## JK
## snack
module snack(
    input ps2_data,
    input ps2_clk,
    input clk,
    input [1:0] speed_mode,
    input rst_n,
    input key,
    output hsync,
    output vsync,
    output beep,
    output [3:0] vga_r,
    output [3:0] vga_g,
    output [3:0] vga_b
    );
    wire key_r,key_l,key_u,key_d;
    PS2 ps2(.clk(clk),.rst(!rst_n),.ps2_clk(ps2_clk),.ps2_data(ps2_data),.up(key_u),.left(key_l),.right(key_r),.down(key_d));
    wire [9:0] col;
    wire [8:0] row;
    wire [9:0] box_x;
    wire [8:0] box_y;
    wire drive;
    wire snake_r;
    wire snake_head;
    snack_control u1_snack_control(
        .clk(clk),
        .rst_n(rst_n),
        .key_r(key_r),
        .key_l(key_l),
        .key_u(key_u),
        .key_d(key_d),
        .box_x(box_x),
        .box_y(box_y),
        .x_pos(col),
        .y_pos(row),
        .speed_mode(speed_mode),
        .drive(drive),
        .snack_r(snake_r),
        .snake_head(snake_head)
                  );
    random_box u1_random_box(
        .clk(clk),
        .rst_n(rst_n),
        .drive(drive), 
        .box_x(box_x), 
        .box_y(box_y)
    );
    wire [11:0] pixel;
    wire rdn;
    reg control_signal;
    wire [3:0]vga_r1;
    wire [3:0]vga_g1;
    wire [3:0]vga_b1;
    wire hsync1;
    wire vsync1;
    wire [3:0]vga_r2;
    wire [3:0]vga_g2;
    wire [3:0]vga_b2;
    wire hsync2;
    wire vsync2;
    VGA vga0(
        .clk(clk),
        .rst(!rst_n),
        .R(vga_r1),
        .G(vga_g1),
        .B(vga_b1),
        .HS(hsync1),
        .VS(vsync1),
        .row(row),
  ...
Size in the first run: roughly 7700 cells after synthesis, ~580 flip-flops, roughly 22 I/O pins, about 0.057 mm^2 of cells after synthesis.
clock: 5.7 ns
lec_check: 0
abc_area: 1
cap_margin: 30
cell_pad_in_sites_detail_placement: 0
cell_pad_in_sites_global_placement: 0
core_margin: 2
core_utilization: 72
cts_cluster_size: 14
min_routing_layer: met1
place_density_lb_addon: 0.03
setup_slack_margin: 1.7
slew_margin: 20
run.sh (not shown) runs the stock make flow with config.mk's settings and CLKGATE_MAP_FILE=.
Here is what was changed in the inputs of MS compared with JK.
# JK
export LEC_CHECK = 0
export ABC_AREA = 1
export CAP_MARGIN = 30
export CELL_PAD_IN_SITES_DETAIL_PLACEMENT = 0
export CELL_PAD_IN_SITES_GLOBAL_PLACEMENT = 0
export CORE_MARGIN = 2
export CORE_UTILIZATION = 72
export CTS_CLUSTER_SIZE = 14
export MIN_ROUTING_LAYER = met1
export PLACE_DENSITY_LB_ADDON = 0.03
export SETUP_SLACK_MARGIN = 1.7
export SLEW_MARGIN = 20
create_clock -name core_clock -period 5.7 [get_ports {clk}]
# MS
export LEC_CHECK = 0
export ABC_AREA = 1
export CAP_MARGIN = 30
export CELL_PAD_IN_SITES_DETAIL_PLACEMENT = 0
export CELL_PAD_IN_SITES_GLOBAL_PLACEMENT = 0
export CORE_MARGIN = 2
export CORE_UTILIZATION = 72
export CTS_CLUSTER_DIAMETER = 74
export CTS_CLUSTER_SIZE = 14
export HOLD_SLACK_MARGIN = 0.29
export MIN_ROUTING_LAYER = met1
export PLACE_DENSITY_LB_ADDON = 0.03
export SETUP_SLACK_MARGIN = 1.38
export SLEW_MARGIN = 20
create_clock -name core_clock -period 5.7 [get_ports {clk}]
Findings:
In the reports for MS and JK, the smaller critical path buffer and inverter count belongs to JK. Comparing the two runs side by side, MS comes out ahead of JK on final critical path time including I/O delays and setup. For MS, the start point of the critical path was u1_snack_control.cnt_m[11]$_DFF_PN0_, unlike JK, where it was u1_snack_control.snack_x[8][1]$_DFFE_PN0P_. JK has a higher power share of the clock group than MS. MS vs JK: area overhead of the layout relative to synthesis down. In the final design statistics, MS uses fewer standard cells in total than JK. Compared MS against JK; insertion delay of the later-clocked pin in the worst-skew pair within noise.
Edits applied to the flow inputs when going from MS to AL:
# MS
export LEC_CHECK = 0
export ABC_AREA = 1
export CAP_MARGIN = 30
export CELL_PAD_IN_SITES_DETAIL_PLACEMENT = 0
export CELL_PAD_IN_SITES_GLOBAL_PLACEMENT = 0
export CORE_MARGIN = 2
export CORE_UTILIZATION = 72
export CTS_CLUSTER_DIAMETER = 74
export CTS_CLUSTER_SIZE = 14
export HOLD_SLACK_MARGIN = 0.29
export MIN_ROUTING_LAYER = met1
export PLACE_DENSITY_LB_ADDON = 0.03
export SETUP_SLACK_MARGIN = 1.38
export SLEW_MARGIN = 20
create_clock -name core_clock -period 5.7 [get_ports {clk}]
# AL
export LEC_CHECK = 0
export CAP_MARGIN = 20
export CORE_MARGIN = 2
export CORE_UTILIZATION = 72
export CTS_CLUSTER_DIAMETER = 74
export CTS_CLUSTER_SIZE = 10
export HOLD_SLACK_MARGIN = 0.29
export PLACE_DENSITY = 0.4
export SETUP_SLACK_MARGIN = 1.69
export SLEW_MARGIN = 20
create_clock -name core_clock -period 5.7 [get_ports {clk}]
[summary]
- Delta (AL minus MS): compound-cell area share of the yosys netlist up 1.2 points; area fraction in mux cells increased 0.85 points; cell count saw a decrease; clock-buffer cell count increased by 30 relative to the old numbers.
- When AL is set beside MS, its cell area after layout turns out to be about 2.1% smaller.
- When AL is measured against MS, its part of the power in the clock network turns out 4.3 points higher.
- Across both runs, first-pass GRT wire length was lower for AL than for MS.
- From MS to AL the numbers moved as follows: path length in cells of the critical path saw an increase; combinational power saw a decrease; post-route fraction of the period consumed by the critical path saw an increase.
- The higher total cell area reported by yosys after synthesis of MS and AL is in MS.
For TR, these inputs were changed with respect to AL:
# AL
export LEC_CHECK = 0
export CAP_MARGIN = 20
export CORE_MARGIN = 2
export CORE_UTILIZATION = 72
export CTS_CLUSTER_DIAMETER = 74
export CTS_CLUSTER_SIZE = 10
export HOLD_SLACK_MARGIN = 0.29
export PLACE_DENSITY = 0.4
export SETUP_SLACK_MARGIN = 1.69
export SLEW_MARGIN = 20
create_clock -name core_clock -period 5.7 [get_ports {clk}]
# TR
export LEC_CHECK = 0
export ABC_AREA = 1
export CAP_MARGIN = 0
export CORE_MARGIN = 2
export CORE_UTILIZATION = 72
export CTS_CLUSTER_DIAMETER = 312
export CTS_CLUSTER_SIZE = 15
export HOLD_SLACK_MARGIN = 0.29
export PLACE_DENSITY_LB_ADDON = 0.03
export SETUP_SLACK_MARGIN = -0.34
export SLEW_MARGIN = 20
create_clock -name core_clock -period 5.7 [get_ports {clk}]
Notes after the runs:
TR vs. AL: number of cells produced by synthesis went up 1040, non-clock buffer count went down 41%, critical path depth went up 7. Combinational power share in TR vs AL: up 5.1 points. The higher final cell count of AL and TR is in TR. TR has total power below what AL had.


Starting RTL as in the previous note.
Settings: LEC_CHECK=0, ABC_AREA=0, CAP_MARGIN=20, CELL_PAD_IN_SITES_DETAIL_PLACEMENT=2, CELL_PAD_IN_SITES_GLOBAL_PLACEMENT=1, CORE_MARGIN=2, CORE_UTILIZATION=52, CTS_CLUSTER_SIZE=63, GPL_ROUTABILITY_DRIVEN=1, MAX_ROUTING_LAYER=met5, MIN_ROUTING_LAYER=met1, PLACE_DENSITY=0.64, SETUP_SLACK_MARGIN=1.59, SLEW_MARGIN=20, TNS_END_PERCENT=30; clock period 6.66 ns.
The first run aborted during 3_5_place_dp on DPL-0033.
Rerun with:
Settings changed: ABC_AREA 0 to not set, CELL_PAD_IN_SITES_DETAIL_PLACEMENT 2 to not set, CELL_PAD_IN_SITES_GLOBAL_PLACEMENT 1 to not set, CORE_UTILIZATION 52 to 58, CTS_CLUSTER_SIZE 63 to not set, GPL_ROUTABILITY_DRIVEN 1 to not set, MAX_ROUTING_LAYER met5 to not set, MIN_ROUTING_LAYER met1 to not set, PLACE_DENSITY 0.64 to not set, SETUP_SLACK_MARGIN 1.59 to not set, TNS_END_PERCENT 30 to not set.
Clock period 6.66 ns to 16.4 ns, I/O delays scaled along.
With this change the flow completed without violations.
Area after synthesis is unchanged.
Synthesized cell count stays the same.
Die size drops by 10%.
Rerun with:
Settings changed: CORE_UTILIZATION 58 to 59.
Clock period 16.4 ns to 10.4 ns, I/O delays scaled along.
Outcome: First-iteration DRC count drops by 10%; total power climbs by 58%; setup slack gets worse by 5.4 ns; via count stays flat.
Rerun with:
Settings changed: CORE_UTILIZATION 59 to 55.
Clock period 10.4 ns to 10.7 ns, I/O delays scaled along.
The changed run finished with timing, DRC and antenna clean; register-to-register slack gets better by 0.34 ns; die size is higher by 7.2%; routed wire length grows by 1.9%; cell area is about the same; worst hold slack improves by 0.027 ns.


job 5759:
Starting RTL as in the previous note.
Settings: LEC_CHECK=0, ABC_AREA=1, CAP_MARGIN=15, CELL_PAD_IN_SITES_DETAIL_PLACEMENT=1, CELL_PAD_IN_SITES_GLOBAL_PLACEMENT=0, CORE_MARGIN=2, CORE_UTILIZATION=27, MIN_ROUTING_LAYER=met2, PLACE_DENSITY=0.45, SETUP_SLACK_MARGIN=0.85, SLEW_MARGIN=20, TNS_END_PERCENT=10; clock period 6.78 ns.
Inputs modified between job 5759 and job 617:
Settings: clearing CELL_PAD_IN_SITES_DETAIL_PLACEMENT, which used to be 1; clearing ABC_AREA, which used to be 1; clearing TNS_END_PERCENT, which used to be 10; swapping 15 for 20 in CAP_MARGIN; clearing SETUP_SLACK_MARGIN, which used to be 0.85; swapping 27 for 40 in CORE_UTILIZATION; clearing MIN_ROUTING_LAYER, which used to be met2; clearing CELL_PAD_IN_SITES_GLOBAL_PLACEMENT, which used to be 0; clearing PLACE_DENSITY, which used to be 0.45; swapping 6.78 for 8.48 in the clock period (ns, I/O delays scaled along).
Results
- Job 617 vs job 5759 — synthesis-to-layout area growth dropped 3.4 points.
- Going from job 5759 to job 617, the time the worst path needs with I/O delays and setup was found to have gone up by 0.32 ns.
- Job 617 vs. job 5759: met3 track utilization from global routing went down by 36 points.
- The footprint of the multi-input gates was comparable across job 617 and job 5759.
- Job 617: placement-stage cell area lower than job 5759
- Comparing job 617 and job 5759, chip height is higher on job 5759.
- Count of clock-buffer cells in the layout came out higher on job 617 than on job 5759.
- Chip width of job 617 falls short of that of job 5759 by more than 10%.
- Compared with job 5759, in job 617 combinational group share of total power saw a decrease, synthesized area now sits lower, period utilization fell 8.4 points.
> inputs changed (job 617 -> job 4729)
Settings: CORE_UTILIZATION now 72, was 40; SETUP_SLACK_MARGIN now 1.7, previously not set; PLACE_DENSITY_LB_ADDON now 0.0, previously not set; the clock period (ns, I/O delays scaled along) now 5.7, was 8.48.
--- outcome ---
Comparing job 4729 and job 617, met2 global-route usage is lower on job 617.
Effective utilization at floorplan in job 4729 vs job 617: up 32 points
Between job 617 and job 4729, the flow reports cell area after layout decreasing slightly.
Going from job 617 to job 4729, the total wire length after detailed routing was found to have gone down by 5700 um.
Job 4729 vs job 617: flip-flop and latch area up
Between job 617 and job 4729, cell count decreased.


v6:
Starting RTL as in the previous note.
// snack
module snack(
    input ps2_data,
    input ps2_clk,
    input clk,
    input [1:0] speed_mode,
    input rst_n,
    input key,
    output hsync,
    output vsync,
    output beep,
    output [3:0] vga_r,
    output [3:0] vga_g,
    output [3:0] vga_b
    );
Settings: LEC_CHECK=0, ABC_AREA=1, CAP_MARGIN=15, CELL_PAD_IN_SITES_DETAIL_PLACEMENT=0, CELL_PAD_IN_SITES_GLOBAL_PLACEMENT=0, CORE_MARGIN=2, CORE_UTILIZATION=72, CTS_CLUSTER_DIAMETER=379, CTS_CLUSTER_SIZE=14, HOLD_SLACK_MARGIN=0.29, MIN_ROUTING_LAYER=met1, PLACE_DENSITY_LB_ADDON=0.03, SETUP_SLACK_MARGIN=-0.35, SLEW_MARGIN=20; clock period 5.78 ns.
v6 was carried through to the last stage, and its layout satisfied the timing, DRC and antenna checks.
Here is what was changed in the inputs of v7 compared with v6.
Settings: swapping -0.35 for 1.7 in SETUP_SLACK_MARGIN; swapping 15 for 30 in CAP_MARGIN; clearing CTS_CLUSTER_SIZE, which used to be 14; clearing CTS_CLUSTER_DIAMETER, which used to be 379; clearing PLACE_DENSITY_LB_ADDON, which used to be 0.03; clearing ABC_AREA, which used to be 1; clearing HOLD_SLACK_MARGIN, which used to be 0.29; putting PLACE_DENSITY at 0.69 where nothing was set; swapping 5.78 for 5.7 in the clock period (ns, I/O delays scaled along).
Findings:
Combined area of all synthesized cells was higher in the run labelled v6. In v7, the buffer-and-inverter tally for the worst setup path came out 2 below the value in v6. Diff v6 -> v7 | synthesized instance count | down by more than 10%. Max first-pass GRT wire length across v6 and v7: v6. Going from v6 to v7, post-synthesis mux area share rose 0.85 points, cell area fell about 0.8%.


## alpha
snack again, from the RTL that the note above started with.
make LEC_CHECK=0 ABC_AREA=1 CAP_MARGIN=40 CELL_PAD_IN_SITES_DETAIL_PLACEMENT=0 CELL_PAD_IN_SITES_GLOBAL_PLACEMENT=0 CORE_MARGIN=2 CORE_UTILIZATION=72 CTS_CLUSTER_DIAMETER=312 CTS_CLUSTER_SIZE=17 MIN_ROUTING_LAYER=met1 PLACE_DENSITY_LB_ADDON=0.02 SLEW_MARGIN=20 finish   # period 5.7 ns
For beta, these inputs were changed with respect to alpha:
Settings: CELL_PAD_IN_SITES_DETAIL_PLACEMENT removed (was 0); CELL_PAD_IN_SITES_GLOBAL_PLACEMENT removed (was 0); PLACE_DENSITY_LB_ADDON changed from 0.02 to 0.03; HOLD_SLACK_MARGIN newly set to 0.29; MIN_ROUTING_LAYER removed (was met1); CTS_CLUSTER_SIZE changed from 17 to 15; SETUP_SLACK_MARGIN newly set to -0.34.
Results
- beta: done, clean on timing, DRC and antenna
- A standard cell with the maximum stage delay on the critical path of sky130_fd_sc_hd__o21ai_0 is what beta shows, while sky130_fd_sc_hd__nor2_1 belongs to alpha.
- Sort beta and alpha by utilization desc -> top: beta
- Relative to alpha, final critical-path share of the clock period decreased by 4.2 points in beta.
- Looking at timing startpoint of the critical path, the u1_snack_control.snack_x[5][1] result is from beta; the u1_snack_control.snack_x[8][1] one comes from alpha.
- beta against alpha: total wire length after detailed routing increased by 0.74% relative to the old numbers; clock network fraction of total power now sits higher.
Setup changes, beta to gamma
Settings: an added TNS_END_PERCENT of 5; a change of CAP_MARGIN from 40 to 15.
- Proportion of cell area occupied by multi-input gates: gamma > beta
- Of beta and gamma, gamma shows the lower total wire length, with beta above it.
- Power essentially unchanged between beta and gamma.
- The overall via count from detail_route of gamma and that of beta are within noise of each other.
- Of beta and gamma, beta shows the higher layout buffering overhead excluding clock cells, with gamma below it.
- Re number of antenna violations at the first check in global routing: beta and gamma aren't equal, and the lower value belongs to gamma.
- In the reports for beta and gamma, the smaller iteration count of the initial detailed-routing pass belongs to beta.
- In the flow results for beta and gamma, the maximum frequency is larger on gamma.


snack again, from the RTL that the note above started with.
// snack
module snack(
    input ps2_data,
    input ps2_clk,
    input clk,
    input [1:0] speed_mode,
    input rst_n,
    input key,
    output hsync,
    output vsync,
    output beep,
    output [3:0] vga_r,
    output [3:0] vga_g,
    output [3:0] vga_b
    );
clock: 6.76 ns
lec_check: 0
cap_margin: 20
cell_pad_in_sites_detail_placement: 1
core_margin: 2
core_utilization: 53
cts_cluster_size: 97
place_density_lb_addon: 0.07
slew_margin: 20
The first run completed without violations.
==> next run, changes <==
Settings changed: CELL_PAD_IN_SITES_DETAIL_PLACEMENT 1 to not set, CORE_UTILIZATION 53 to 40, CTS_CLUSTER_SIZE 97 to not set, PLACE_DENSITY_LB_ADDON 0.07 to not set.
Clock period 6.76 ns to 40.0 ns, I/O delays scaled along.
The changed run went through all stages and came out clean.
Wire length falls by roughly a tenth.
Combinational power falls by well over a third.
Total power went down by well over a third.
Hold slack hardly moves.
Critical path depth fell by 11.
Core utilization falls by 14 points.
Clock-buffer cell count decreases by 14.
First-iteration DRC count is higher by roughly a tenth.
Setup slack is better by 28000 ps.
==> next run, changes <==
Settings changed: ABC_AREA set to 1, CORE_UTILIZATION 40 to 65, CTS_CLUSTER_SIZE set to 80, GPL_ROUTABILITY_DRIVEN set to 0, MAX_ROUTING_LAYER set to met4, MIN_ROUTING_LAYER set to met1, SETUP_SLACK_MARGIN set to 5.0, TNS_END_PERCENT set to 95.
What happened: Cell area is higher by 2.1%; setup slack is better by 130 ps; worst hold slack is worse by 10 ps; sequential share of layout area is lower by 0.53 points; wire length is lower by 2.6%; first-iteration DRC count is higher by 22%; area after synthesis is higher by 3.6%.
==> next run, changes <==
Settings changed: ABC_AREA 1 to 0, CELL_PAD_IN_SITES_DETAIL_PLACEMENT set to 1, CTS_CLUSTER_DIAMETER set to 81.
This time the run failed in global routing on ODB-0269; die size went down by 3.4%; synthesized area went down by 3.5%; synthesized cell count went down by 13%.
No activity file was given, so power comes from the tool's default toggle rates.
